===== flow/run.sh =====
#!/bin/bash
# the make line also repeats each setting of config.mk as NAME=value (left out here)
make -C /OpenROAD-flow-scripts/flow DESIGN_CONFIG=/design/flow/config.mk WORK_HOME=/design/flow/orfs CLKGATE_MAP_FILE= finish

===== flow/constraint.sdc =====
create_clock -name core_clock -period 6.7 [get_ports {clk}]
set_input_delay 1.3400 -clock core_clock [delete_from_list [all_inputs] [get_ports {clk}]]
set_output_delay 1.3400 -clock core_clock [all_outputs]
set_load 0.01 [all_outputs]

===== flow/config.mk =====
export PLATFORM = sky130hd
export DESIGN_NAME = TNS_dec_33
export DESIGN_NICKNAME = TNS_dec_33
export VERILOG_FILES = /design/flow/design.v
export SDC_FILE = /design/flow/constraint.sdc
export NUM_CORES = 4
export LEC_CHECK = 0
export ABC_AREA = 1
export CAP_MARGIN = 20
export CORE_MARGIN = 2
export CORE_UTILIZATION = 72
export CTS_CLUSTER_DIAMETER = 371
export CTS_CLUSTER_SIZE = 97
export PLACE_DENSITY = 0.37
export SLEW_MARGIN = 20
export TNS_END_PERCENT = 5

===== flow/design.v =====
`timescale 1ns / 1ps
module TNS_dec_33(
    input wire clk,
    input wire rst_n,
    input wire [32:0] codein,
    output reg [30 - 1 : 0] dataout
    );
    wire [30 - 1 : 0] dataout_wire;
    assign dataout_wire = (codein[32]*847425747) + (codein[31]*564950498) + (codein[30]*282475249) + 
                    (codein[29]*121060821) + (codein[28]*80707214) + (codein[27]*40353607) + 
                    (codein[26]*17294403) + (codein[25]*11529602) + (codein[24]*5764801) + 
                    (codein[23]*2470629) + (codein[22]*1647086) + (codein[21]*823543) + 
                    (codein[20]*352947) + (codein[19]*235298) + (codein[18]*117649) + (codein[17]*50421) + (codein[16]*33614) + 
                    (codein[15]*16807) + (codein[14]*7203) + (codein[13]*4802) + (codein[12]*2401) + (codein[11]*1029) +
                    (codein[10]*686) + (codein[9]*343) + (codein[8]*147) + (codein[7]*98) + (codein[6]*49) +
                    (codein[5]*21) + (codein[4]*14) + (codein[3]*7) + (codein[2]*3) + (codein[1]*2) +
                    (codein[0]*1);
    always @(posedge clk or negedge rst_n) begin
        if (~rst_n) begin
            dataout <= 0;
        end
        else begin
            dataout <= dataout_wire;
        end
    end
endmodule

==> reports/metrics.cfg, run 1 <==
[status]
status = finished with violations
so_faults = setup timing

[run]
warnings = 55
cap_violations = 0

[place]
hpwl_um = 24720
numPortBuffers = 64
dp.cells = 1505
gp_congestion = 0.9658
dp_worst_setup_slack_ps = -921.1

[timing]
timing.final.crit_period_ps = 7205
layout_setup_ws_ps = -504.8
relSlewSlack = 0.7231
maxSlewViolCount = 0
hold_violations = 0
rsz0062_at_grt = true
holdWs_ps = 1456
max_slew.worst_pin.slew_ps = 415.4
max_clock_freq_mhz = 138.8
period_used_share = 1.075
setup_viol = 24

[routing]
wire_per_inst_um = 24.80
post-route-drc-count = 0
routed_wl_um = 37820
antenna_left = 0
first_pass_iters = 9
vias = 9331
avgViaCountPerCell = 6.119
insertedDiodeCount = 0
first_iter_violations = 1115

[setup_path]
cp_data_arrival_time_ps = 7380
critPathLaunchType = input pin
worst-path-buf-inv = 9
path_max_fanout = 2
crit_required_ps = 6880
crit_top_cell = nand2_1
critical_path.endpoint = dataout[23]$_DFF_PN0_
cp_slowest_stage_delay_ps = 630
path_depth = 27
end_kind = flop
critPathKind = input pin to flop
cp_slowest_cell = fa_1
cp-startpoint = codein[19]
crit_family = adder cells

[global_routing]
grt_start_max_net_pins = 31
met2_usage = 0.7286
grt_overflow = 0
grt_pass1_wl_um = 49230
grt-busiest-layer = met2
grtUsageTotal = 0.4500
antenna_found_initial = 0
use_met1 = 0.5034
use_met3 = 0.1589
grt_pass1_vias = 9624

[synthesis]
ys_sh_aoi = 0.01342
synth_cells = 1137
async_flop_share = 1.000
syn_nets = 1575
synth.logic.top_family = adder cells
yosysWarnings = 1
yosys-top-cells-count = inv_1 (406), ha_1 (210), fa_1 (193)
numSynthFlops = 30
ys_sh_adder = 0.6388
yosysUniqueCellTypes = 22
ys_seq_frac = 0.07388
topCellsByArea = fa_1 (38%), ha_1 (26%), inv_1 (15%)
ff_type = dfrtp_1
xor_share = 0.01293
top_cell_area_share = 0.3802
enable_flop_cells = 0
top_area_cell = fa_1
avgSynthCellArea_um2 = 8.937
ys_sh_simple = 0.1109
top_cell = inv_1
ys_cells = 1137
syn_area_mm2 = 0.01016
ys_area_mm2 = 0.01016
ys_sh_mux = 0

[clocking]
cts_made_buffers = 5
tritoncts = yes
htreeDepth = 2
clockBufferDepth = 2
clock-sinks = 30
ctsRootBufferMaster = clkbuf_16
clk_pin_slew_ps = 60
cts_hold_buf = 0

[finish]
area_delta_synth_final_pct = 25.05
layoutNonFillerInstCount = 1525
num-nets-final = 1782
num-fill-cells = 517

[worst_hold_path]
hold_path.class = input pin to asynchronous set/reset pin

[floorplan]
die_y_um = 122.8
ioPinCount = 65
std_cell_rows = 43
core-area_mm2 = 0.01383
die_width_um = 122.8
chip_area_mm2 = 0.01508
fp_util = 0.7349

==> per-stage QoR <==
stage | instance area, um2 | utilization | TNS (ps)
after floorplan | 10160 | - | 0
final | 12710 | 0.9189 | -9447
after detailed placement | 11970 | 0.8657 | -18730
after global placement | 11970 | 0.8657 | -14260
after global routing | 12710 | 0.9189 | -9775
after CTS | 12510 | 0.9045 | -12.89
==> metal layers <==
layer  vias to the layer above  part of all wire  routed length, um
li1                       3703                 -                  -
met3                       346              0.15               5512
met5                         -            0.0033                123
met2                       856              0.44              16650
met1                      4420              0.31              11800
met4                         6             0.099               3742
==> what timing repair did <==
item                                   4_1_cts  5_1_grt
setup endpoints to repair                   25       24
gates resized                              147       62
pin swaps                                   38       22
endpoints found under the hold margin        0        0
setup buffers                                7        5
==> cell type report <==
type                       count  area, um2  area share
inverter                     406       1531      0.1205
tap                          180      225.2     0.01773
clock inverter                 1      5.005   0.0003939
clock buffer                   7      142.6     0.01123
timing repair buffer         200       1647      0.1296
sequential                    30      750.7     0.05908
multi-input combinational    701       8404      0.6614
==> run 2: changes to the inputs <==
CAP_MARGIN = 40   (was 20)
CORE_ASPECT_RATIO = 0.59   (was unset)
CORE_MARGIN = 5   (was 2)
CORE_UTILIZATION = 52   (was 72)
CTS_CLUSTER_DIAMETER = unset   (was 371)
CTS_CLUSTER_SIZE = 90   (was 97)
GPL_ROUTABILITY_DRIVEN = 1   (was unset)
GPL_TIMING_DRIVEN = 0   (was unset)
PLACE_DENSITY = unset   (was 0.37)
PLACE_DENSITY_LB_ADDON = 0.23   (was unset)
TNS_END_PERCENT = unset   (was 5)
clock period = 6.48 ns   (was 6.7 ns; I/O delays follow)
==> run 2 against run 1 <==
Effect of this change:
- the layout still fails its checks (setup timing)
- die size rose by 49%
- utilization fell by 29 points
- highest routed layer is now met4
==> reports/metrics.cfg, run 2 <==
[setup_path]
worst-path-buf-inv = 9
cp_data_arrival_time_ps = 6680
critPathKind = input pin to flop
crit_family = adder cells
crit_top_cell = fa_1
critical_path.endpoint = dataout[18]$_DFF_PN0_
path_max_fanout = 6
cp_slowest_stage_delay_ps = 530
end_kind = flop
path_depth = 24
path_cells = buf_2 > fa_2 > inv_2 > fa_1 > inv_1 > fa_1 > inv_1 > fa_1 > inv_1 > fa_1 > inv_1 > fa_1 > inv_1 > fa_1 > fa_2 > ha_4 > nand2_4 > inv_2 > a21oi_4 > buf_4 > a21oi_4 > nor2_1 > nand2_1 > nand2_1
crit_required_ps = 6640
critPathLaunchType = input pin
cp-startpoint = codein[20]
cp_slowest_cell = fa_1

[global_routing]
grtUsageTotal = 0.2137
grt_start_max_net_pins = 31
grt_overflow = 0
antenna_found_initial = 0
grt_pass1_wl_um = 37100
grt_pass1_vias = 7176

[clocking]
cts_made_buffers = 5
clockBufferDepth = 2
clk_pin_slew_ps = 50
cts_hold_buf = 0
htreeDepth = 2
tritoncts = yes
clock-sinks = 30
ctsRootBufferMaster = clkbuf_16

[routing]
vias = 7264
first_pass_iters = 5
antenna_left = 0
routed_wl_um = 23810
avgViaCountPerCell = 4.823
wire_per_inst_um = 15.81
first_iter_violations = 376
insertedDiodeCount = 0
post-route-drc-count = 0

[timing]
rsz0062_at_grt = true
layout_setup_ws_ps = -36.52
timing.final.crit_period_ps = 6517
relSlewSlack = 0.5589
period_used_share = 1.006
hold_violations = 0
max_clock_freq_mhz = 153.5
max_slew.worst_pin.slew_ps = 661.6
holdWs_ps = 1040
maxSlewViolCount = 0
setup_viol = 9

[synthesis]
ys_seq_frac = 0.07388
ys_area_mm2 = 0.01016
ys_sh_simple = 0.1109
topCellsByArea = fa_1 (38%), ha_1 (26%), inv_1 (15%)
synth_cells = 1137
avgSynthCellArea_um2 = 8.937
yosysWarnings = 1
top_cell_area_share = 0.3802
synth.logic.top_family = adder cells
ys_sh_mux = 0
numSynthFlops = 30
top_cell = inv_1
syn_nets = 1575
yosys-top-cells-count = inv_1 (406), ha_1 (210), fa_1 (193)
ff_type = dfrtp_1
xor_share = 0.01293
enable_flop_cells = 0
ys_sh_aoi = 0.01342
yosysUniqueCellTypes = 22
ys_sh_adder = 0.6388
ys_cells = 1137
async_flop_share = 1.000
top_area_cell = fa_1
syn_area_mm2 = 0.01016

[floorplan]
fp_util = 0.5272
die_y_um = 117.4
ioPinCount = 65
core-area_mm2 = 0.01927
die_width_um = 192.0
std_cell_rows = 39
chip_area_mm2 = 0.02253

[run]
warnings = 53
cap_violations = 0

[worst_hold_path]
hold_path.class = input pin to asynchronous set/reset pin

[status]
status = finished with violations
so_faults = setup timing

[place]
placed_area_mm2 = 0.01116
gp_congestion = 0.9760
dp_worst_setup_slack_ps = -1346
numPortBuffers = 64
hpwl_um = 21220

[finish]
utilization = 0.6316
finalInstanceArea_mm2 = 0.01217
num-nets-final = 1678
area_delta_synth_final_pct = 19.81

==> run 2: area by class of cell <==
class                   count  area (um2)
inverters                 406        1544
multi-input cells         701        8538
fillers                  1627        7101
repair buffers             96       875.8
flip-flops and latches     30       750.7
clock buffers               7       132.6
well taps                 266       332.8
==> run 2: what timing repair did <==
| item | 4_1_cts | 5_1_grt |
|---|---|---|
| resized | 225 | 103 |
| setup endpoints to repair | 26 | 22 |
| pin swaps | 33 | 43 |
| setup buffers | 17 | 15 |
==> run 2: metrics by stage <==
stage	cells	TNS (ps)
floorplan	1137	0
CTS	1491	-32.66
finish	1506	-171.4
global placement	1467	-29140
detailed placement	1467	-29850
global route	1506	-3099
==> run 2: per-layer routing <==
metal	track usage	share of wire
met5	0	0
met2	0.2950	0.42
met1	0.3600	0.51
met4	0.01558	0.0058
met3	0.03860	0.066
==> run 3: changes to the inputs <==
CAP_MARGIN = 20   (was 40)
CORE_ASPECT_RATIO = 1.42   (was 0.59)
CORE_MARGIN = 2   (was 5)
CORE_UTILIZATION = 66   (was 52)
CTS_CLUSTER_DIAMETER = 223   (was unset)
CTS_CLUSTER_SIZE = 97   (was 90)
GPL_ROUTABILITY_DRIVEN = unset   (was 1)
GPL_TIMING_DRIVEN = unset   (was 0)
PLACE_DENSITY_LB_ADDON = unset   (was 0.23)
SETUP_SLACK_MARGIN = -0.56   (was unset)
clock period = 6.28 ns   (was 6.48 ns; I/O delays follow)
==> run 3 against run 2 <==
Effect of this change:
- the layout still fails its checks (setup timing)
- global-route usage is 13 points higher
- first-iteration DRC count is 13% lower
- utilization is 20 points higher
- non-clock buffer count is 112 higher
- largest cell class unchanged
- highest routed layer unchanged
==> reports/metrics.cfg, run 3 <==
[place]
hpwl_um = 24250
numPortBuffers = 64
dp.cells = 1543
gp_congestion = 0.9657

[global_routing]
grt_pass1_vias = 8824
grt_overflow = 0
antenna_found_initial = 0
grt_pass1_wl_um = 42650
grt_start_max_net_pins = 31
grtUsageTotal = 0.3486

[timing]
layout_setup_ws_ps = -332.3
holdWs_ps = 1353
period_used_share = 1.053
max_clock_freq_mhz = 151.2
maxSlewViolCount = 0
timing.final.crit_period_ps = 6612
max_slew.worst_pin.slew_ps = 387.2
setup_viol = 23
hold_violations = 0
relSlewSlack = 0.7419

[finish]
num-fill-cells = 965
comb_area_mm2 = 0.008227
num-nets-final = 1790
seq_area_um2 = 750.7
area_delta_synth_final_pct = 23.96
layoutNonFillerInstCount = 1549

[routing]
insertedDiodeCount = 0
wire_per_inst_um = 17.77
first_iter_violations = 329
post-route-drc-count = 0
routed_wl_um = 27530
antenna_left = 0
first_pass_iters = 7
avgViaCountPerCell = 5.124
vias = 7937

[synthesis]
synth.logic.top_family = adder cells
top_cell_area_share = 0.3802
yosysWarnings = 1
syn_area_mm2 = 0.01016
xor_share = 0.01293
async_flop_share = 1.000
ys_area_mm2 = 0.01016
ys_sh_adder = 0.6388
avgSynthCellArea_um2 = 8.937
topCellsByArea = fa_1 (38%), ha_1 (26%), inv_1 (15%)
syn_nets = 1575
enable_flop_cells = 0
ys_seq_frac = 0.07388
ys_cells = 1137
top_area_cell = fa_1
numSynthFlops = 30
ys_sh_simple = 0.1109
yosys-top-cells-count = inv_1 (406), ha_1 (210), fa_1 (193)
ff_type = dfrtp_1
synth_cells = 1137
ys_sh_aoi = 0.01342
ys_sh_mux = 0
yosysUniqueCellTypes = 22
top_cell = inv_1

[floorplan]
die_width_um = 108.1
ioPinCount = 65
std_cell_rows = 54
fp_util = 0.6684
chip_area_mm2 = 0.01642
core-area_mm2 = 0.01520
die_y_um = 151.9

[setup_path]
crit_required_ps = 6450
worst-path-buf-inv = 7
path_max_fanout = 8
path_cells = clkbuf_2 > fa_2 > fa_2 > fa_1 > inv_1 > fa_1 > inv_1 > fa_1 > fa_1 > inv_1 > fa_1 > inv_1 > fa_1 > ha_2 > inv_1 > fa_2 > inv_1 > nand3_1 > nand3_2 > nand2_1 > nand2_2 > nand2_1 > nand4_1 > nand2_1
cp_data_arrival_time_ps = 6790
critPathKind = input pin to flop
critPathLaunchType = input pin
crit_family = adder cells
cp_slowest_stage_delay_ps = 550
cp_slowest_cell = fa_1
path_depth = 24
critical_path.endpoint = dataout[27]$_DFF_PN0_
end_kind = flop
cp-startpoint = codein[31]

[run]
cap_violations = 0
warnings = 54

[clocking]
clk_pin_slew_ps = 60
cts_hold_buf = 0
ctsRootBufferMaster = clkbuf_16
clockBufferDepth = 2
htreeDepth = 2
clock-sinks = 30
cts_made_buffers = 5
tritoncts = yes

[status]
status = finished with violations
so_faults = setup timing

[worst_hold_path]
hold_path.class = input pin to asynchronous set/reset pin

==> run 3: per-layer routing <==
layer,global-route usage,wire (um),share of wire,vias to the layer above
li1,-,-,-,3712
met1,0.3652,9279,0.34,3856
met2,0.6658,15380,0.56,256
met3,0.01802,799,0.029,113
met4,0.2057,2064,0.075,0
met5,0,0,0,-
==> run 3: cell type report <==
| cell class | count | area share |
|---|---|---|
| repair buffers | 208 | 0.1351 |
| clock buffers | 7 | 0.01132 |
| multi-input cells | 701 | 0.6531 |
| well taps | 196 | 0.01947 |
| inverters | 406 | 0.1210 |
| flip-flops and latches | 30 | 0.05960 |
| clock inverters | 1 | 0.0003973 |
==> run 3: metrics by stage <==
| stage | TNS, ps | area [um2] | setup slack [ps] | utilization |
|---|---|---|---|---|
| after floorplan | -3127 | 10160 | -292.4 | - |
| after global placement | -22840 | 12160 | -1100 | 0.7996 |
| after detailed placement | -26220 | 12160 | -1185 | 0.7996 |
| after CTS | -12180 | 12420 | -567.5 | 0.8168 |
| after global routing | -10920 | 12600 | -564.3 | 0.8286 |
| final | -5679 | 12600 | -332.3 | 0.8286 |
==> run 3: repair_timing <==
item	in CTS	in global routing
buffers inserted	1	1
setup endpoints to repair	23	23
gates cloned	0	0
resized	43	96
pin swaps	7	22
==> run 4: changes to the inputs <==
ABC_AREA = unset   (was 1)
CORE_ASPECT_RATIO = unset   (was 1.42)
CORE_UTILIZATION = 68   (was 66)
CTS_CLUSTER_DIAMETER = unset   (was 223)
CTS_CLUSTER_SIZE = unset   (was 97)
HOLD_SLACK_MARGIN = -0.09   (was unset)
SETUP_SLACK_MARGIN = unset   (was -0.56)
clock period = 7.04 ns   (was 6.28 ns; I/O delays follow)
==> run 4 against run 3 <==
Effect of this change:
- still fails the layout checks on setup timing
- count of clock-buffer cells in the layout shrank 1
- first-iteration DRC count grew to 3.6 times the previous value
- final cell count shrank 13%
- wire length grew 33%
- die size shrank 9.0%
- utilization grew 7.2 points
- sequential cell count is the same
- global-route usage grew 8.6 points
- sequential share of layout area grew 0.090 points
==> reports/metrics.cfg, run 4 <==
[status]
status = finished with violations
so_faults = setup timing

[clocking]
clockBufferDepth = 2
cts_made_buffers = 5
tritoncts = yes
clk_pin_slew_ps = 50
ctsRootBufferMaster = clkbuf_16
htreeDepth = 2
clock-sinks = 30

[global_routing]
antenna_found_initial = 2
grt_overflow = 0
grtUsageTotal = 0.4347
grt_pass1_vias = 8977
grt_start_max_net_pins = 31
grt_pass1_wl_um = 47050

[synthesis]
topCellsByArea = fa_1 (41%), ha_1 (28%), inv_1 (13%)
yosysWarnings = 1
ys_sh_adder = 0.6828
async_flop_share = 1.000
ys_area_mm2 = 0.009507
top_area_cell = fa_1
ff_type = dfrtp_1
xor_share = 0.02211
top_cell_area_share = 0.4064
syn_area_mm2 = 0.009507
yosys-top-cells-count = inv_1 (326), ha_1 (210), fa_1 (193)
top_cell = inv_1
enable_flop_cells = 0
syn_nets = 1352
ys_sh_simple = 0.03106
ys_sh_aoi = 0.05633
ys_cells = 914
ys_sh_mux = 0
synth_cells = 914
ys_seq_frac = 0.07897
synth.logic.top_family = adder cells
numSynthFlops = 30
avgSynthCellArea_um2 = 10.40
yosysUniqueCellTypes = 42

[timing]
layout_setup_ws_ps = -758.2
period_used_share = 1.108
hold_violations = 0
relSlewSlack = 0.6844
max_slew.worst_pin.slew_ps = 461.5
fin_tns_setup_ps = -10840
timing.final.crit_period_ps = 7798
setup_viol = 23
rsz0062_at_grt = true
maxSlewViolCount = 0
max_clock_freq_mhz = 128.2

[setup_path]
cp_slowest_stage_delay_ps = 560
critPathLaunchType = input pin
crit_family = adder cells
cp_slowest_cell = fa_1
crit_required_ps = 7210
path_cells = clkdlybuf4s15_1 > fa_2 > inv_2 > buf_4 > fa_1 > inv_1 > fa_1 > inv_1 > fa_1 > inv_1 > fa_1 > inv_2 > fa_1 > inv_2 > fa_1 > fa_2 > ha_4 > and3_2 > and4_1 > a21boi_4 > nor3_4 > o211ai_1 > nand2_1 > o311ai_2
path_depth = 24
worst-path-buf-inv = 8
crit_top_cell = fa_1
end_kind = flop
cp_data_arrival_time_ps = 7970
critPathKind = input pin to flop
cp-startpoint = codein[18]
critical_path.endpoint = dataout[27]$_DFF_PN0_
path_max_fanout = 3

[worst_hold_path]
hold_path.class = input pin to asynchronous set/reset pin

[routing]
post-route-drc-count = 0
vias = 8551
first_pass_iters = 9
first_iter_violations = 1182
wire_per_inst_um = 27.14
avgViaCountPerCell = 6.329
antenna_left = 0
routed_wl_um = 36660

[finish]
num-nets-final = 1607
num-fill-cells = 520
area_delta_synth_final_pct = 30.52

[place]
gp_congestion = 0.9638
numPortBuffers = 64
hpwl_um = 22700

[floorplan]
die_y_um = 122.2
core-area_mm2 = 0.01377
ioPinCount = 65
std_cell_rows = 43
die_width_um = 122.2
fp_util = 0.6902
chip_area_mm2 = 0.01494

[run]
warnings = 56
cap_violations = 0

## run 4: metrics by stage
| step | instance area [um2] | setup WS (ps) | util | cells | hold WS (ps) |
|---|---|---|---|---|---|
| floorplan | 9577 | -53.25 | - | 914 | 1112 |
| global placement | 11580 | -872.0 | 0.8410 | 1310 | 1809 |
| detailed placement | 11580 | -1101 | 0.8410 | 1310 | 1837 |
| CTS | 12090 | -278.8 | 0.8775 | 1330 | 1543 |
| global route | 12400 | -922.1 | 0.9003 | 1348 | 1565 |
| finish | 12410 | -758.2 | 0.9009 | 1351 | 1530 |
## run 4: layer usage
metal / global-route usage / share of wire / vias up / wire length (um)
li1: - / - / 3267 / -
met3: 0.1701 / 0.14 / 372 / 4990
met4: 0.2838 / 0.10 / 4 / 3837
met2: 0.7031 / 0.44 / 830 / 16220
met1: 0.4759 / 0.32 / 4078 / 11590
met5: 0 / 0.00082 / - / 30
## run 4: timing repair
item                       CTS  global route
hold buffers                 0             0
setup endpoints to repair   22            22
gates resized              177            62
hold endpoints to repair     0             0
buffers inserted            15            19
pin swaps                   56            66
## run 4: final cells by class
type / count / area (um2) / share of cell area
Inverter: 326 / 1235 / 0.09953
Tap cell: 180 / 225.2 / 0.01815
Sequential cell: 30 / 750.7 / 0.06050
Clock buffer: 6 / 138.9 / 0.01119
Timing Repair Buffer: 248 / 2017 / 0.1625
Multi-Input combinational cell: 558 / 8034 / 0.6475
Antenna cell: 3 / 7.507 / 0.0006050
==> run 5: changes to the inputs <==
ABC_AREA = 1   (was unset)
CORE_UTILIZATION = 66   (was 68)
HOLD_SLACK_MARGIN = unset   (was -0.09)
PLACE_DENSITY = 0.37   (was unset)
clock period = 8.03 ns   (was 7.04 ns; I/O delays follow)
==> run 5 against run 4 <==
Effect of this change:
- via count decreased by 15%
- utilization decreased by 15 points
- count of clock-buffer cells in the layout decreased by 1
- now clean on timing, DRC and antenna
==> reports/metrics.cfg, run 5 <==
[status]
status = complete, no violations

[setup_path]
crit_top_cell = fa_1
cp-startpoint = codein[16]
path_max_fanout = 5
critical_path.endpoint = dataout[17]$_DFF_PN0_
end_kind = flop
cp_slowest_stage_delay_ps = 570
worst-path-buf-inv = 9
cp_slowest_cell = clkdlybuf4s50_1
crit_required_ps = 8200
critPathLaunchType = input pin
crit_family = adder cells
path_depth = 26
cp_data_arrival_time_ps = 7880
critPathKind = input pin to flop

[floorplan]
std_cell_rows = 45
die_width_um = 128.1
core-area_mm2 = 0.01515
fp_util = 0.6709
die_y_um = 128.1
ioPinCount = 65
chip_area_mm2 = 0.01640

[synthesis]
top_area_cell = fa_1
avgSynthCellArea_um2 = 8.937
synth_cells = 1137
topCellsByArea = fa_1 (38%), ha_1 (26%), inv_1 (15%)
syn_area_mm2 = 0.01016
yosysUniqueCellTypes = 22
ys_sh_adder = 0.6388
ys_area_mm2 = 0.01016
ys_cells = 1137
enable_flop_cells = 0
ys_sh_simple = 0.1109
ys_seq_frac = 0.07388
syn_nets = 1575
async_flop_share = 1.000
numSynthFlops = 30
yosys-top-cells-count = inv_1 (406), ha_1 (210), fa_1 (193)
top_cell = inv_1
ys_sh_aoi = 0.01342
ff_type = dfrtp_1
top_cell_area_share = 0.3802
yosysWarnings = 1
xor_share = 0.01293
ys_sh_mux = 0
synth.logic.top_family = adder cells

[timing]
relSlewSlack = 0.7323
holdWs_ps = 1711
period_used_share = 0.9600
max_slew.worst_pin.slew_ps = 401.6
timing.final.crit_period_ps = 7709
setup_viol = 0
maxSlewViolCount = 0
max_clock_freq_mhz = 129.7
hold_violations = 0
fin_tns_setup_ps = 0
rsz0062_at_grt = false

[global_routing]
grt_pass1_wl_um = 37780
grt_overflow = 0
antenna_found_initial = 0
grtUsageTotal = 0.3074
grt_start_max_net_pins = 31
grt_pass1_vias = 7649

[clocking]
clock-sinks = 30
clk_pin_slew_ps = 50
cts_made_buffers = 5
cts_hold_buf = 0
tritoncts = yes
ctsRootBufferMaster = clkbuf_16
clockBufferDepth = 2
post_cts_buffers = 0
cts_resized = 0
htreeDepth = 2

[routing]
avgViaCountPerCell = 5.115
post-route-drc-count = 0
first_iter_violations = 346
routed_wl_um = 23510
insertedDiodeCount = 0
wire_per_inst_um = 16.52
antenna_left = 0
vias = 7279
first_pass_iters = 6

[finish]
layoutNonFillerInstCount = 1423
utilization = 0.7513
num-fill-cells = 1167
area_delta_synth_final_pct = 11.99
num-nets-final = 1673

[run]
warnings = 53
cap_violations = 0

[place]
hpwl_um = 21810
gp_congestion = 0.9319
dp.cells = 1416
numPortBuffers = 64

[worst_hold_path]
hold_path.class = input pin to asynchronous set/reset pin

==> run 5: final cells by class <==
class	instances	area, um2	area share
clock buffers	5	125.1	0.01100
clock inverters	2	15.01	0.001319
inverters	406	1524	0.1339
multi-input cells	701	7886	0.6930
flip-flops and latches	30	750.7	0.06597
well taps	188	235.2	0.02067
repair buffers	91	843.3	0.07411
==> run 5: metal layers <==
layer / track usage / vias to the layer above / routed length, um
met1: 0.4239 / 3551 / 10190
met2: 0.5064 / 210 / 11260
li1: - / 3489 / -
met3: 0.07930 / 29 / 1683
met4: 0.04590 / 0 / 384
met5: 0 / - / 0
==> run 5: metrics by stage <==
step | instance area [um2] | setup WS [ps]
4_1_cts | 11380 | 339.0
3_5_place_dp | 11240 | 73.30
5_1_grt | 11380 | 40.71
2_1_floorplan | 10160 | 1108
3_3_place_gp | 11240 | 217.9
6_report | 11380 | 321.0
==> run 6: changes to the inputs <==
ABC_AREA = 0   (was 1)
CORE_UTILIZATION = 72   (was 66)
HOLD_SLACK_MARGIN = -0.08   (was unset)
PLACE_DENSITY = unset   (was 0.37)
clock period = 7.06 ns   (was 8.03 ns; I/O delays follow)
==> run 6 against run 5 <==
Effect of this change:
- die size fell by 14%
- area after synthesis fell by 6.4%
- the run now fails in global routing (5_1_grt)
- synthesized cell count fell by 20%
==> reports/metrics.cfg, run 6 <==
[status]
status = aborted with a tool error
lastStage = global routing (5_1_grt)
first-error = [ERROR GRT-0116] Global routing finished with congestion. Check the congestion regions in the DRC Viewer.

[floorplan]
die_width_um = 118.9
ioPinCount = 65
chip_area_mm2 = 0.01414
std_cell_rows = 41
core-area_mm2 = 0.01277
fp_util = 0.7442
die_y_um = 118.9

[synthesis]
ys_cells = 914
top_cell_area_share = 0.4064
synth.logic.top_family = adder cells
syn_area_mm2 = 0.009507
ys_seq_frac = 0.07897
ff_type = dfrtp_1
xor_share = 0.02211
ys_sh_aoi = 0.05633
topCellsByArea = fa_1 (41%), ha_1 (28%), inv_1 (13%)
yosys-top-cells-count = inv_1 (326), ha_1 (210), fa_1 (193)
numSynthFlops = 30
yosysWarnings = 1
yosysUniqueCellTypes = 42
synth_cells = 914
top_area_cell = fa_1
ys_sh_simple = 0.03106
top_cell = inv_1
avgSynthCellArea_um2 = 10.40
async_flop_share = 1.000
ys_sh_adder = 0.6828
ys_sh_mux = 0
ys_area_mm2 = 0.009507
syn_nets = 1352
enable_flop_cells = 0

[clocking]
cts_made_buffers = 5
cts_hold_buf = 0
htreeDepth = 2
clockBufferDepth = 2
clock-sinks = 30
ctsRootBufferMaster = clkbuf_16

[place]
placed_area_mm2 = 0.01158
dp.cells = 1303
numPortBuffers = 64
dp_worst_setup_slack_ps = -1203
gp_congestion = 0.9950
hpwl_um = 24300

[global_routing]
grtUsageTotal = 0.6914
grt_overflow = 27

run 6: per-layer routing:
layer	GRT overflow	track usage
met5	0	0.1176
met4	17	0.7083
met3	0	0.5216
met2	9	0.8904
met1	1	0.6697
run 6: what timing repair did:
action	4_1_cts
setup endpoints to repair	23
resized	201
pin swaps	79
setup buffers	31
run 6: per-stage QoR:
stage / hold slack [ps]
floorplan: 1116
global placement: 1813
detailed placement: 1837
CTS: 1527
==> run 7: changes to the inputs <==
ABC_AREA = unset   (was 0)
HOLD_SLACK_MARGIN = unset   (was -0.08)
SETUP_SLACK_MARGIN = -0.5   (was unset)
clock period = 6.62 ns   (was 7.06 ns; I/O delays follow)
==> run 7 against run 6 <==
Effect of this change:
- the run again fails in global routing (5_1_grt)
- area after synthesis did not move
- synthesized cell count did not move
- die size stayed put
==> reports/metrics.cfg, run 7 <==
[synthesis]
top_cell = inv_1
yosysUniqueCellTypes = 42
topCellsByArea = fa_1 (41%), ha_1 (28%), inv_1 (13%)
avgSynthCellArea_um2 = 10.40
yosys-top-cells-count = inv_1 (326), ha_1 (210), fa_1 (193)
top_cell_area_share = 0.4064
synth_cells = 914
ff_type = dfrtp_1
ys_sh_simple = 0.03106
enable_flop_cells = 0
ys_sh_aoi = 0.05633
ys_area_mm2 = 0.009507
xor_share = 0.02211
synth.logic.top_family = adder cells
ys_sh_adder = 0.6828
ys_seq_frac = 0.07897
top_area_cell = fa_1
async_flop_share = 1.000
syn_nets = 1352
yosysWarnings = 1
numSynthFlops = 30
ys_cells = 914
syn_area_mm2 = 0.009507
ys_sh_mux = 0

[clocking]
htreeDepth = 2
cts_hold_buf = 0
ctsRootBufferMaster = clkbuf_16
cts_made_buffers = 5
clock-sinks = 30
clockBufferDepth = 2

[place]
numPortBuffers = 64
dp.cells = 1306
dp_worst_setup_slack_ps = -1665
gp_congestion = 0.9604
placed_area_mm2 = 0.01155
hpwl_um = 23960

[floorplan]
die_width_um = 118.9
chip_area_mm2 = 0.01414
fp_util = 0.7442
core-area_mm2 = 0.01277
std_cell_rows = 41
die_y_um = 118.9
ioPinCount = 65

[status]
status = aborted with a tool error
first-error = [ERROR GRT-0232] Routing congestion too high. Check the congestion heatmap in the GUI.
lastStage = global routing (5_1_grt)

[global_routing]
grt_overflow = 420
grtUsageTotal = 0.8557

-- run 7: layer usage --
layer	track usage	overflow
met1	0.7969	1
met2	1.049	279
met3	0.6868	0
met4	0.9836	140
met5	0.2096	0
-- run 7: repair_timing --
action,4_1_cts
pin swaps,55
resized,204
setup buffers,17
endpoints found under the hold margin,0
setup endpoints to repair,22
==> run 8: changes to the inputs <==
ABC_AREA = 1   (was unset)
CORE_UTILIZATION = 66   (was 72)
CTS_CLUSTER_DIAMETER = 91   (was unset)
SETUP_SLACK_MARGIN = -0.41   (was -0.5)
clock period = 6.41 ns   (was 6.62 ns; I/O delays follow)
==> run 8 against run 7 <==
Effect of this change:
- now fails the layout checks on setup timing
- area after synthesis rose by 6.9%
- die size rose by 16%
- synthesized cell count rose by 24%
==> reports/metrics.cfg, run 8 <==
[finish]
num-nets-final = 1789
finalInstanceArea_mm2 = 0.01282
area_delta_synth_final_pct = 26.17

[synthesis]
topCellsByArea = fa_1 (38%), ha_1 (26%), inv_1 (15%)
ys_seq_frac = 0.07388
top_cell_area_share = 0.3802
syn_area_mm2 = 0.01016
ys_sh_aoi = 0.01342
syn_nets = 1575
yosysWarnings = 1
yosysUniqueCellTypes = 22
top_cell = inv_1
ys_sh_simple = 0.1109
yosys-top-cells-count = inv_1 (406), ha_1 (210), fa_1 (193)
async_flop_share = 1.000
ys_cells = 1137
synth_cells = 1137
numSynthFlops = 30
avgSynthCellArea_um2 = 8.937
ys_area_mm2 = 0.01016
xor_share = 0.01293
ys_sh_adder = 0.6388
ys_sh_mux = 0
enable_flop_cells = 0
top_area_cell = fa_1
synth.logic.top_family = adder cells
ff_type = dfrtp_1

[setup_path]
path_max_fanout = 4
cp_slowest_stage_delay_ps = 550
end_kind = flop
path_depth = 23
critical_path.endpoint = dataout[9]$_DFF_PN0_
critPathLaunchType = input pin
worst-path-buf-inv = 8
cp_data_arrival_time_ps = 6890
cp-startpoint = codein[26]
crit_top_cell = fa_1
cp_slowest_cell = fa_1
crit_required_ps = 6610
crit_family = adder cells
path_cells = dlygate4sd2_1 > inv_2 > fa_2 > fa_2 > inv_2 > fa_1 > fa_2 > fa_1 > fa_1 > inv_1 > fa_1 > inv_1 > fa_1 > ha_2 > inv_1 > fa_2 > inv_2 > nand3_2 > nand3_4 > nand2_2 > nand2_4 > buf_4 > xor2_1
critPathKind = input pin to flop

[status]
status = finished with violations
so_faults = setup timing

[timing]
hold_violations = 0
period_used_share = 1.043
setup_viol = 24
timing.final.crit_period_ps = 6689
holdWs_ps = 1394
layout_setup_ws_ps = -278.5
max_slew.worst_pin.slew_ps = 398.9
max_clock_freq_mhz = 149.5
relSlewSlack = 0.7340
maxSlewViolCount = 0

[floorplan]
std_cell_rows = 45
core-area_mm2 = 0.01515
die_width_um = 128.1
fp_util = 0.6709
chip_area_mm2 = 0.01640
ioPinCount = 65
die_y_um = 128.1

[place]
dp_worst_setup_slack_ps = -1045
placed_area_mm2 = 0.01206
hpwl_um = 21910
numPortBuffers = 64
gp_congestion = 0.9704

[routing]
first_pass_iters = 5
routed_wl_um = 25650
post-route-drc-count = 0
vias = 7834
first_iter_violations = 414
antenna_left = 0
wire_per_inst_um = 16.66
insertedDiodeCount = 0
avgViaCountPerCell = 5.087

[clocking]
cts_made_buffers = 5
clock-sinks = 30
htreeDepth = 2
ctsRootBufferMaster = clkbuf_16
cts_hold_buf = 0
tritoncts = yes
clockBufferDepth = 2
clk_pin_slew_ps = 50

[global_routing]
grt_pass1_vias = 8176
grt_pass1_wl_um = 40030
grtUsageTotal = 0.3237
grt_overflow = 0
grt_start_max_net_pins = 31
use_met1 = 0.4531
grt-busiest-layer = met2
met2_usage = 0.5392
antenna_found_initial = 0
use_met3 = 0.06469

[worst_hold_path]
hold_path.class = input pin to asynchronous set/reset pin

[run]
cap_violations = 0
warnings = 54

[run 8: layout make-up]
cell class                 count  area [um2]
clock buffer                   7       142.6
fill                         899        2326
clock inverter                 1       5.005
multi-input combinational    701        8447
tap                          188       235.2
inverter                     406        1528
timing repair buffer         207        1712
sequential                    30       750.7
[run 8: metrics by stage]
| stage | setup TNS [ps] | utilization | instances |
|---|---|---|---|
| after floorplan | -1245 | - | 1137 |
| after global placement | -20350 | 0.7961 | 1525 |
| after detailed placement | -22370 | 0.7961 | 1525 |
| after CTS | -8607 | 0.8273 | 1538 |
| after global routing | -9433 | 0.8464 | 1540 |
| final | -4775 | 0.8464 | 1540 |
[run 8: per-layer routing]
metal | vias up | part of all wire | wire, um
met2 | 202 | 0.50 | 12700
met4 | 0 | 0.018 | 457
met5 | - | 0 | 0
met1 | 3874 | 0.43 | 11020
met3 | 37 | 0.057 | 1470
li1 | 3721 | - | -
[run 8: repair_timing]
action	4_1_cts	5_1_grt
hold endpoints to repair	0	0
setup buffers	5	7
gates resized	80	103
pin swaps	26	33
endpoints found under the setup margin	23	23
==> run 9: changes to the inputs <==
CORE_UTILIZATION = 64   (was 66)
CTS_CLUSTER_DIAMETER = unset   (was 91)
SETUP_SLACK_MARGIN = unset   (was -0.41)
clock period = 6.99 ns   (was 6.41 ns; I/O delays follow)
==> run 9 against run 8 <==
Effect of this change:
- the run now finishes clean
- count of clock-buffer cells in the layout unchanged
- hold slack improved by 110 ps
- critical endpoint is now dataout[12]$_DFF_PN0_
- largest cell class unchanged
==> reports/metrics.cfg, run 9 <==
[status]
status = complete, no violations

[setup_path]
critPathLaunchType = input pin
path_depth = 25
cp-startpoint = codein[9]
cp_data_arrival_time_ps = 7000
worst-path-buf-inv = 10
cp_slowest_cell = fa_2
crit_required_ps = 7150
crit_top_cell = inv_1
end_kind = flop
crit_family = adder cells
path_max_fanout = 4
critPathKind = input pin to flop
critical_path.endpoint = dataout[12]$_DFF_PN0_
cp_slowest_stage_delay_ps = 560

[clocking]
clock-sinks = 30
tritoncts = yes
ctsRootBufferMaster = clkbuf_16
clk_pin_slew_ps = 50
clockBufferDepth = 2
htreeDepth = 2
cts_hold_buf = 0
cts_made_buffers = 5

[synthesis]
ys_seq_frac = 0.07388
topCellsByArea = fa_1 (38%), ha_1 (26%), inv_1 (15%)
yosys-top-cells-count = inv_1 (406), ha_1 (210), fa_1 (193)
enable_flop_cells = 0
ys_sh_adder = 0.6388
ys_sh_mux = 0
ys_cells = 1137
syn_area_mm2 = 0.01016
yosysWarnings = 1
avgSynthCellArea_um2 = 8.937
syn_nets = 1575
top_area_cell = fa_1
ys_sh_simple = 0.1109
async_flop_share = 1.000
numSynthFlops = 30
ys_sh_aoi = 0.01342
synth_cells = 1137
ys_area_mm2 = 0.01016
yosysUniqueCellTypes = 22
top_cell = inv_1
synth.logic.top_family = adder cells
ff_type = dfrtp_1
xor_share = 0.01293
top_cell_area_share = 0.3802

[routing]
antenna_left = 0
first_pass_iters = 5
wire_per_inst_um = 16.06
vias = 7689
avgViaCountPerCell = 4.932
routed_wl_um = 25040
insertedDiodeCount = 0
post-route-drc-count = 0
first_iter_violations = 372

[worst_hold_path]
hold_path.class = input pin to asynchronous set/reset pin

[global_routing]
grt_start_max_net_pins = 31
grt_pass1_wl_um = 39030
antenna_found_initial = 0
grt_overflow = 0
grtUsageTotal = 0.3082
grt_pass1_vias = 7978

[timing]
max_slew.worst_pin.slew_ps = 394.2
hold_violations = 0
relSlewSlack = 0.7372
period_used_share = 0.9786
timing.final.crit_period_ps = 6840
maxSlewViolCount = 0
holdWs_ps = 1503
setup_viol = 0
fin_tns_setup_ps = 0
max_clock_freq_mhz = 146.2

[finish]
num-fill-cells = 1078
utilization = 0.8051
num-nets-final = 1780
comb_area_mm2 = 0.008297
area_delta_synth_final_pct = 24.50
seq_area_um2 = 750.7

[floorplan]
std_cell_rows = 46
ioPinCount = 65
core-area_mm2 = 0.01571
die_width_um = 130
fp_util = 0.6467
chip_area_mm2 = 0.01690
die_y_um = 130

[run]
warnings = 53
cap_violations = 0

[place]
gp_congestion = 0.9747
hpwl_um = 22100
numPortBuffers = 64

[run 9: through the flow]
stage / instance area (um2) / instances / worst slack (ps)
2_1_floorplan: 10160 / 1137 / 275.6
3_3_place_gp: 12000 / 1540 / -533.2
3_5_place_dp: 12000 / 1540 / -571.2
4_1_cts: 12280 / 1551 / 2.071
5_1_grt: 12650 / 1559 / -40.11
6_report: 12650 / 1559 / 149.7
[run 9: metal layers]
metal / wire, um / vias to the layer above / global-route usage / share of wire
li1: - / 3699 / - / -
met1: 10940 / 3783 / 0.4439 / 0.44
met2: 12380 / 171 / 0.5094 / 0.49
met3: 1245 / 36 / 0.04182 / 0.050
met4: 469 / 0 / 0.05440 / 0.019
met5: 0 / - / 0 / 0
[run 9: layout make-up]
| type | count | area share |
|---|---|---|
| inverter | 406 | 0.1207 |
| clock buffer | 7 | 0.01127 |
| sequential | 30 | 0.05934 |
| tap | 216 | 0.02136 |
| multi-input combinational | 701 | 0.6558 |
| clock inverter | 1 | 0.0003956 |
| timing repair buffer | 198 | 0.1311 |
[run 9: what timing repair did]
| item | 4_1_cts | 5_1_grt |
|---|---|---|
| resized | 58 | 94 |
| endpoints found under the setup margin | 23 | 23 |
| hold endpoints to repair | 0 | 0 |
| pin swaps | 14 | 37 |
| buffers inserted | 3 | 8 |
==> run 10: changes to the inputs <==
ABC_AREA = 0   (was 1)
CAP_MARGIN = 10   (was 20)
CORE_UTILIZATION = 72   (was 64)
CTS_CLUSTER_DIAMETER = 263   (was unset)
CTS_CLUSTER_SIZE = 82   (was unset)
HOLD_SLACK_MARGIN = 0.29   (was unset)
MAX_ROUTING_LAYER = met5   (was unset)
SETUP_SLACK_MARGIN = 1.51   (was unset)
TNS_END_PERCENT = 85   (was unset)
clock period = 7.78 ns   (was 6.99 ns; I/O delays follow)
==> run 10 against run 9 <==
Effect of this change:
- the run now fails in global routing (5_1_grt)
- synthesized cell count decreased by 20%
- area after synthesis decreased by 6.4%
- die size decreased by 16%
==> reports/metrics.cfg, run 10 <==
[clocking]
cts_hold_buf = 0
clockBufferDepth = 2
htreeDepth = 2
cts_made_buffers = 5
ctsRootBufferMaster = clkbuf_16
clock-sinks = 30

[floorplan]
chip_area_mm2 = 0.01414
std_cell_rows = 41
die_width_um = 118.9
die_y_um = 118.9
fp_util = 0.7442
core-area_mm2 = 0.01277
ioPinCount = 65

[synthesis]
enable_flop_cells = 0
avgSynthCellArea_um2 = 10.40
synth_cells = 914
ys_area_mm2 = 0.009507
ys_sh_simple = 0.03106
top_cell_area_share = 0.4064
yosysUniqueCellTypes = 42
yosys-top-cells-count = inv_1 (326), ha_1 (210), fa_1 (193)
syn_area_mm2 = 0.009507
top_area_cell = fa_1
ys_cells = 914
ys_sh_adder = 0.6828
synth.logic.top_family = adder cells
syn_nets = 1352
async_flop_share = 1.000
ys_seq_frac = 0.07897
top_cell = inv_1
ys_sh_mux = 0
yosysWarnings = 1
ff_type = dfrtp_1
ys_sh_aoi = 0.05633
xor_share = 0.02211
topCellsByArea = fa_1 (41%), ha_1 (28%), inv_1 (13%)
numSynthFlops = 30

[place]
hpwl_um = 23610
numPortBuffers = 64
gp_congestion = 0.9852
dp.cells = 1259

[status]
lastStage = global routing (5_1_grt)
first-error = [ERROR GRT-0232] Routing congestion too high. Check the congestion heatmap in the GUI.
status = aborted with a tool error

[global_routing]
grtUsageTotal = 0.7459
grt_overflow = 14

run 10: stage by stage:
stage / setup slack, ps / setup TNS (ps) / hold WS [ps] / util / cell area, um2
floorplan: 551.6 / 0 / 1260 / - / 9637
global placement: -259.4 / -1448 / 1955 / 0.8855 / 11310
detailed placement: -528.8 / -6043 / 1986 / 0.8855 / 11310
CTS: 219.2 / 0 / 1689 / 0.9270 / 11840
run 10: timing repair:
action / in CTS
pin swaps: 58
buffers inserted: 23
gates resized: 163
endpoints found under the hold margin: 0
setup endpoints to repair: 27
run 10: per-layer routing:
layer / track usage / overflow
met5: 0.4154 / 0
met4: 0.7961 / 6
met2: 0.8937 / 7
met1: 0.7117 / 1
met3: 0.6097 / 0
==> run 11: changes to the inputs <==
ABC_AREA = unset   (was 0)
CAP_MARGIN = 0   (was 10)
CTS_CLUSTER_DIAMETER = unset   (was 263)
CTS_CLUSTER_SIZE = 90   (was 82)
HOLD_SLACK_MARGIN = unset   (was 0.29)
MAX_ROUTING_LAYER = unset   (was met5)
PLACE_DENSITY_LB_ADDON = 0.2   (was unset)
SETUP_SLACK_MARGIN = 2.33   (was 1.51)
TNS_END_PERCENT = unset   (was 85)
clock period = 7.97 ns   (was 7.78 ns; I/O delays follow)
==> run 11 against run 10 <==
Effect of this change:
- the layout now fails its checks (setup timing)
- synthesized cell count stayed put
- die size did not move
- area after synthesis unchanged
==> reports/metrics.cfg, run 11 <==
[status]
status = finished with violations
so_faults = setup timing

[timing]
relSlewSlack = 0.5846
rsz0062_at_grt = true
hold_violations = 0
max_slew.worst_pin.slew_ps = 607.4
layout_setup_ws_ps = -145.8
timing.final.crit_period_ps = 8116
maxSlewViolCount = 0
period_used_share = 1.018
setup_viol = 5
max_clock_freq_mhz = 123.2

[setup_path]
cp_slowest_stage_delay_ps = 620
crit_required_ps = 8140
path_cells = buf_4 > inv_2 > buf_4 > fa_1 > inv_1 > ha_1 > inv_1 > fa_1 > inv_1 > fa_1 > inv_1 > fa_1 > fa_1 > inv_2 > fa_1 > fa_2 > ha_4 > a211oi_2 > nor2_1 > o31a_1 > nor4b_4 > o31ai_2 > a311oi_2 > xnor2_1
cp_slowest_cell = fa_1
worst-path-buf-inv = 8
critical_path.endpoint = dataout[29]$_DFF_PN0_
critPathKind = input pin to flop
critPathLaunchType = input pin
end_kind = flop
path_depth = 24
crit_family = adder cells
crit_top_cell = fa_1
cp-startpoint = codein[19]
path_max_fanout = 2
cp_data_arrival_time_ps = 8290

[synthesis]
syn_nets = 1352
top_cell_area_share = 0.4064
ff_type = dfrtp_1
ys_sh_simple = 0.03106
ys_cells = 914
top_cell = inv_1
ys_area_mm2 = 0.009507
synth.logic.top_family = adder cells
enable_flop_cells = 0
avgSynthCellArea_um2 = 10.40
ys_sh_mux = 0
ys_sh_adder = 0.6828
ys_sh_aoi = 0.05633
top_area_cell = fa_1
topCellsByArea = fa_1 (41%), ha_1 (28%), inv_1 (13%)
xor_share = 0.02211
synth_cells = 914
numSynthFlops = 30
yosysUniqueCellTypes = 42
syn_area_mm2 = 0.009507
yosysWarnings = 1
async_flop_share = 1.000
yosys-top-cells-count = inv_1 (326), ha_1 (210), fa_1 (193)
ys_seq_frac = 0.07897

[routing]
antenna_left = 0
first_pass_iters = 7
avgViaCountPerCell = 6.734
vias = 8573
routed.top_layer = met5
met3_length_um = 6103
wl_met2_um = 16330
first_iter_violations = 1329
wire_per_inst_um = 30.09
post-route-drc-count = 0
drt-met1-wl_um = 10980
routed_wl_um = 38310

[global_routing]
antenna_found_initial = 6
grtUsageTotal = 0.4429
grt_pass1_wl_um = 46510
grt_pass1_vias = 8877
grt_start_max_net_pins = 31
grt_overflow = 0

[place]
placed_area_mm2 = 0.01107
gp_congestion = 0.9866
hpwl_um = 21670
numPortBuffers = 64
dp.cells = 1227

[finish]
utilization = 0.9327
layoutNonFillerInstCount = 1273
num-nets-final = 1537
finalInstanceArea_mm2 = 0.01191
area_delta_synth_final_pct = 25.32

[clocking]
clockBufferDepth = 2
cts_hold_buf = 0
cts_made_buffers = 5
htreeDepth = 2
tritoncts = yes
ctsRootBufferMaster = clkbuf_16
clock-sinks = 30
clk_pin_slew_ps = 70

[run]
warnings = 54
cap_violations = 0

[floorplan]
die_y_um = 118.9
std_cell_rows = 41
core-area_mm2 = 0.01277
ioPinCount = 65
die_width_um = 118.9
fp_util = 0.7442
chip_area_mm2 = 0.01414

[worst_hold_path]
hold_path.class = input pin to asynchronous set/reset pin

run 11: area by class of cell:
class,instances,area (um2)
Multi-Input combinational cell,558,8036
Timing Repair Buffer,178,1524
Inverter,326,1242
Fill cell,395,859.6
Sequential cell,30,750.7
Tap cell,172,215.2
Clock buffer,5,125.1
Clock inverter,2,15.01
Antenna cell,2,5.005
run 11: per-layer routing:
layer  global-route usage  vias to the layer above
met3               0.1480                      464
met1               0.4782                     4056
met4               0.3021                        4
li1                     -                     3121
met5                    0                        -
met2               0.7364                      928
run 11: what timing repair did:
action | CTS | global route
setup buffers | 23 | 14
resized | 193 | 75
endpoints found under the setup margin | 28 | 27
pin swaps | 65 | 35
gates cloned | 0 | 0
run 11: metrics by stage:
stage	TNS, ps	setup WS [ps]	hold WS, ps
2_1_floorplan	0	704.4	1298
3_3_place_gp	-239.3	-86.27	2002
3_5_place_dp	-2313	-372.1	2019
4_1_cts	0	456.6	1721
5_1_grt	-1072	-244.0	1744
6_report	-286.2	-145.8	1698
==> run 12: changes to the inputs <==
ABC_AREA = 1   (was unset)
CAP_MARGIN = 20   (was 0)
CORE_UTILIZATION = 68   (was 72)
CTS_CLUSTER_DIAMETER = 27   (was unset)
CTS_CLUSTER_SIZE = unset   (was 90)
PLACE_DENSITY_LB_ADDON = unset   (was 0.2)
SETUP_SLACK_MARGIN = 1.15   (was 2.33)
clock period = 7.68 ns   (was 7.97 ns; I/O delays follow)
==> run 12 against run 11 <==
Effect of this change:
- now clean on timing, DRC and antenna
- wire length shrank 27%
- synthesized cell count grew 24%
- sequential share of layout area shrank 0.43 points
- first-iteration DRC count shrank 60%
- sequential cell count is the same
- final cell count grew 15%
- die size grew 13%
==> reports/metrics.cfg, run 12 <==
[status]
status = complete, no violations

[place]
numPortBuffers = 64
hpwl_um = 21150
dp.cells = 1409
gp_congestion = 0.9983
dp_worst_setup_slack_ps = 83.99

[setup_path]
path_depth = 25
crit_required_ps = 7900
cp-startpoint = codein[16]
path_max_fanout = 4
cp_slowest_stage_delay_ps = 540
worst-path-buf-inv = 8
crit_family = adder cells
cp_slowest_cell = fa_1
critical_path.endpoint = dataout[21]$_DFF_PN0_
critPathLaunchType = input pin
crit_top_cell = fa_1
critPathKind = input pin to flop
end_kind = flop
cp_data_arrival_time_ps = 7020

[synthesis]
syn_area_mm2 = 0.01016
topCellsByArea = fa_1 (38%), ha_1 (26%), inv_1 (15%)
syn_nets = 1575
ys_cells = 1137
avgSynthCellArea_um2 = 8.937
numSynthFlops = 30
ys_sh_mux = 0
ys_sh_adder = 0.6388
ff_type = dfrtp_1
xor_share = 0.01293
top_area_cell = fa_1
top_cell = inv_1
enable_flop_cells = 0
synth.logic.top_family = adder cells
ys_seq_frac = 0.07388
ys_sh_aoi = 0.01342
yosysWarnings = 1
yosys-top-cells-count = inv_1 (406), ha_1 (210), fa_1 (193)
ys_sh_simple = 0.1109
synth_cells = 1137
top_cell_area_share = 0.3802
async_flop_share = 1.000
ys_area_mm2 = 0.01016
yosysUniqueCellTypes = 22

[finish]
layoutNonFillerInstCount = 1464
num-nets-final = 1718
area_delta_synth_final_pct = 25.82
seq_area_um2 = 750.7
num-fill-cells = 729
comb_area_mm2 = 0.008874

[worst_hold_path]
hold_path.class = input pin to asynchronous set/reset pin

[global_routing]
grt_overflow = 0
grt_start_max_net_pins = 31
grtUsageTotal = 0.3461
antenna_found_initial = 0
grt_pass1_vias = 8478
grt_pass1_wl_um = 42340

[timing]
timing.final.crit_period_ps = 6796
max_clock_freq_mhz = 147.1
hold_violations = 0
relSlewSlack = 0.7332
rsz0062_at_grt = true
fin_tns_setup_ps = 0
layout_setup_ws_ps = 883.9
max_slew.worst_pin.slew_ps = 400.2
period_used_share = 0.8849
maxSlewViolCount = 0
setup_viol = 0

[routing]
routed_wl_um = 28000
insertedDiodeCount = 0
vias = 8014
avgViaCountPerCell = 5.474
antenna_left = 0
post-route-drc-count = 0
first_iter_violations = 526
first_pass_iters = 5
wire_per_inst_um = 19.12

[clocking]
clockBufferDepth = 2
tritoncts = yes
clock-sinks = 30
ctsRootBufferMaster = clkbuf_16
htreeDepth = 2
cts_made_buffers = 5
cts_hold_buf = 0
clk_pin_slew_ps = 50

[floorplan]
std_cell_rows = 44
die_y_um = 126.2
ioPinCount = 65
chip_area_mm2 = 0.01594
fp_util = 0.6965
die_width_um = 126.2
core-area_mm2 = 0.01459

[run]
cap_violations = 0
warnings = 56

## run 12: routing by layer
metal / track usage / vias to the layer above / wire [um]
met1: 0.4683 / 4018 / 10830
li1: - / 3581 / -
met2: 0.5971 / 331 / 14400
met4: 0.06981 / 0 / 840
met5: 0 / - / 0
met3: 0.05607 / 84 / 1930
## run 12: timing repair
action | in CTS | in global routing
endpoints found under the setup margin | 26 | 23
pin swaps | 86 | 61
cloned | 0 | 0
gates resized | 307 | 77
setup buffers | 36 | 12
## run 12: final cells by class
class	instances	share of cell area
tap	184	0.01801
multi-input combinational	701	0.6941
clock buffer	5	0.009787
clock inverter	2	0.001174
inverter	406	0.1213
timing repair buffer	136	0.09699
sequential	30	0.05872
## run 12: stage by stage
step	hold WS, ps	util	cell area, um2
floorplan	1240	-	10310
global placement	1947	0.7787	11360
detailed placement	1950	0.7787	11360
CTS	1653	0.8487	12380
global route	1685	0.8763	12780
finish	1641	0.8763	12780
==> run 13: changes to the inputs <==
CAP_MARGIN = 0   (was 20)
CORE_UTILIZATION = 72   (was 68)
CTS_CLUSTER_DIAMETER = unset   (was 27)
SETUP_SLACK_MARGIN = 1.63   (was 1.15)
clock period = 5.47 ns   (was 7.68 ns; I/O delays follow)
==> run 13 against run 12 <==
Effect of this change:
- the run now fails in global routing (5_1_grt)
- area after synthesis is the same
- die size shrank 5.4%
- synthesized cell count is the same
==> reports/metrics.cfg, run 13 <==
[synthesis]
top_cell = inv_1
syn_area_mm2 = 0.01016
ys_sh_adder = 0.6388
syn_nets = 1575
yosysUniqueCellTypes = 22
ys_seq_frac = 0.07388
synth.logic.top_family = adder cells
ff_type = dfrtp_1
ys_sh_simple = 0.1109
synth_cells = 1137
xor_share = 0.01293
avgSynthCellArea_um2 = 8.937
topCellsByArea = fa_1 (38%), ha_1 (26%), inv_1 (15%)
yosysWarnings = 1
ys_sh_mux = 0
async_flop_share = 1.000
ys_cells = 1137
yosys-top-cells-count = inv_1 (406), ha_1 (210), fa_1 (193)
enable_flop_cells = 0
numSynthFlops = 30
top_cell_area_share = 0.3802
top_area_cell = fa_1
ys_sh_aoi = 0.01342
ys_area_mm2 = 0.01016

[clocking]
clock-sinks = 30
htreeDepth = 2
cts_made_buffers = 5
ctsRootBufferMaster = clkbuf_16
clockBufferDepth = 2

[floorplan]
fp_util = 0.7349
chip_area_mm2 = 0.01508
die_width_um = 122.8
core-area_mm2 = 0.01383
ioPinCount = 65
die_y_um = 122.8
std_cell_rows = 43

[place]
dp_worst_setup_slack_ps = -1758
dp.cells = 1529
placed_area_mm2 = 0.01240
gp_congestion = 0.9899
numPortBuffers = 64
hpwl_um = 26300

[global_routing]
grt_overflow = 1
grtUsageTotal = 0.6683

[status]
status = aborted with a tool error
first-error = [ERROR GRT-0116] Global routing finished with congestion. Check the congestion regions in the DRC Viewer.
lastStage = global routing (5_1_grt)

run 13: metal layers:
metal	global-route usage	GRT overflow
met5	0.1458	0
met2	0.8546	0
met1	0.6743	0
met3	0.4972	0
met4	0.6394	1
run 13: timing repair:
item,in CTS
setup buffers,18
pin swaps,84
endpoints found under the setup margin,29
gates resized,250
hold buffers,0
cloned,0
run 13: per-stage QoR:
| stage | TNS [ps] | util |
|---|---|---|
| detailed placement | -41540 | 0.8971 |
| CTS | -21630 | 0.9517 |
| global placement | -36410 | 0.8971 |
| floorplan | -13750 | - |
==> run 14: changes to the inputs <==
CAP_MARGIN = 20   (was 0)
CORE_UTILIZATION = 66   (was 72)
CTS_CLUSTER_DIAMETER = 108   (was unset)
SETUP_SLACK_MARGIN = -0.48   (was 1.63)
clock period = 6.43 ns   (was 5.47 ns; I/O delays follow)
==> run 14 against run 13 <==
Effect of this change:
- now fails the layout checks on setup timing
- die size grew 8.8%
- area after synthesis is the same
- synthesized cell count is the same
==> reports/metrics.cfg, run 14 <==
[status]
status = finished with violations
so_faults = setup timing

[synthesis]
syn_nets = 1575
yosysUniqueCellTypes = 22
top_cell_area_share = 0.3802
enable_flop_cells = 0
numSynthFlops = 30
ys_seq_frac = 0.07388
xor_share = 0.01293
synth_cells = 1137
syn_area_mm2 = 0.01016
avgSynthCellArea_um2 = 8.937
topCellsByArea = fa_1 (38%), ha_1 (26%), inv_1 (15%)
ys_cells = 1137
ys_sh_adder = 0.6388
yosys-top-cells-count = inv_1 (406), ha_1 (210), fa_1 (193)
top_cell = inv_1
ys_area_mm2 = 0.01016
ys_sh_simple = 0.1109
ff_type = dfrtp_1
ys_sh_mux = 0
async_flop_share = 1.000
synth.logic.top_family = adder cells
top_area_cell = fa_1
yosysWarnings = 1
ys_sh_aoi = 0.01342

[timing]
maxSlewViolCount = 0
max_clock_freq_mhz = 146.7
layout_setup_ws_ps = -388.6
setup_viol = 24
max_slew.worst_pin.slew_ps = 418.2
holdWs_ps = 1405
timing.final.crit_period_ps = 6819
relSlewSlack = 0.7212
hold_violations = 0
period_used_share = 1.060

[floorplan]
chip_area_mm2 = 0.01640
std_cell_rows = 45
die_y_um = 128.1
die_width_um = 128.1
fp_util = 0.6709
core-area_mm2 = 0.01515
ioPinCount = 65

[setup_path]
path_cells = dlymetal6s2s_1 > fa_2 > inv_1 > buf_4 > fa_1 > inv_1 > fa_1 > fa_1 > inv_1 > fa_1 > fa_1 > fa_1 > inv_1 > ha_4 > ha_4 > nand2_4 > inv_1 > nand2_1 > nand2_1 > a21oi_2 > nand3_1 > nand2_1 > nand2_1
crit_top_cell = fa_1
worst-path-buf-inv = 7
cp_slowest_stage_delay_ps = 580
cp_data_arrival_time_ps = 6980
crit_required_ps = 6590
end_kind = flop
cp-startpoint = codein[30]
path_depth = 23
crit_family = adder cells
path_max_fanout = 7
critPathKind = input pin to flop
critPathLaunchType = input pin
critical_path.endpoint = dataout[24]$_DFF_PN0_
cp_slowest_cell = fa_1

[global_routing]
antenna_found_initial = 1
grt_pass1_vias = 8131
grtUsageTotal = 0.3254
grt_start_max_net_pins = 31
grt_overflow = 0
grt_pass1_wl_um = 40140

[routing]
first_pass_iters = 5
post-route-drc-count = 0
vias = 7918
antenna_left = 0
avgViaCountPerCell = 5.155
insertedDiodeCount = 0
first_iter_violations = 399
wire_per_inst_um = 17.39
routed_wl_um = 26710

[run]
warnings = 53
cap_violations = 0

[clocking]
cts_made_buffers = 5
ctsRootBufferMaster = clkbuf_16
tritoncts = yes
clock-sinks = 30
cts_hold_buf = 0
htreeDepth = 2
clk_pin_slew_ps = 50
clockBufferDepth = 2

[place]
gp_congestion = 0.9722
hpwl_um = 22160
numPortBuffers = 64
dp.cells = 1524
dp_worst_setup_slack_ps = -1009

[finish]
num-nets-final = 1785
num-fill-cells = 916
layoutNonFillerInstCount = 1536
area_delta_synth_final_pct = 25.95
utilization = 0.8449

[worst_hold_path]
hold_path.class = input pin to asynchronous set/reset pin

==> run 14: metal layers <==
| layer | vias to the layer above | track usage | wire [um] |
|---|---|---|---|
| met3 | 51 | 0.04841 | 1615 |
| li1 | 3713 | - | - |
| met4 | 2 | 0.04977 | 580 |
| met5 | - | 0 | 10 |
| met2 | 256 | 0.5495 | 13570 |
| met1 | 3896 | 0.4595 | 10930 |
==> run 14: area by class of cell <==
| cell class | count | area, um2 | share of cell area |
|---|---|---|---|
| clock buffers | 7 | 142.6 | 0.01115 |
| clock inverters | 1 | 5.005 | 0.0003911 |
| multi-input cells | 701 | 8453 | 0.6605 |
| repair buffers | 203 | 1683 | 0.1315 |
| inverters | 406 | 1528 | 0.1194 |
| flip-flops and latches | 30 | 750.7 | 0.05866 |
| well taps | 188 | 235.2 | 0.01838 |
==> run 14: timing repair <==
action | in CTS | in global routing
setup endpoints to repair | 23 | 23
gates resized | 53 | 119
buffers inserted | 1 | 9
gates cloned | 0 | 0
pin swaps | 9 | 44
==> run 14: stage by stage <==
step	area [um2]	TNS, ps
6_report	12800	-6664
2_1_floorplan	10160	-1033
4_1_cts	12410	-9562
3_5_place_dp	12050	-22420
3_3_place_gp	12050	-19920
5_1_grt	12800	-10970
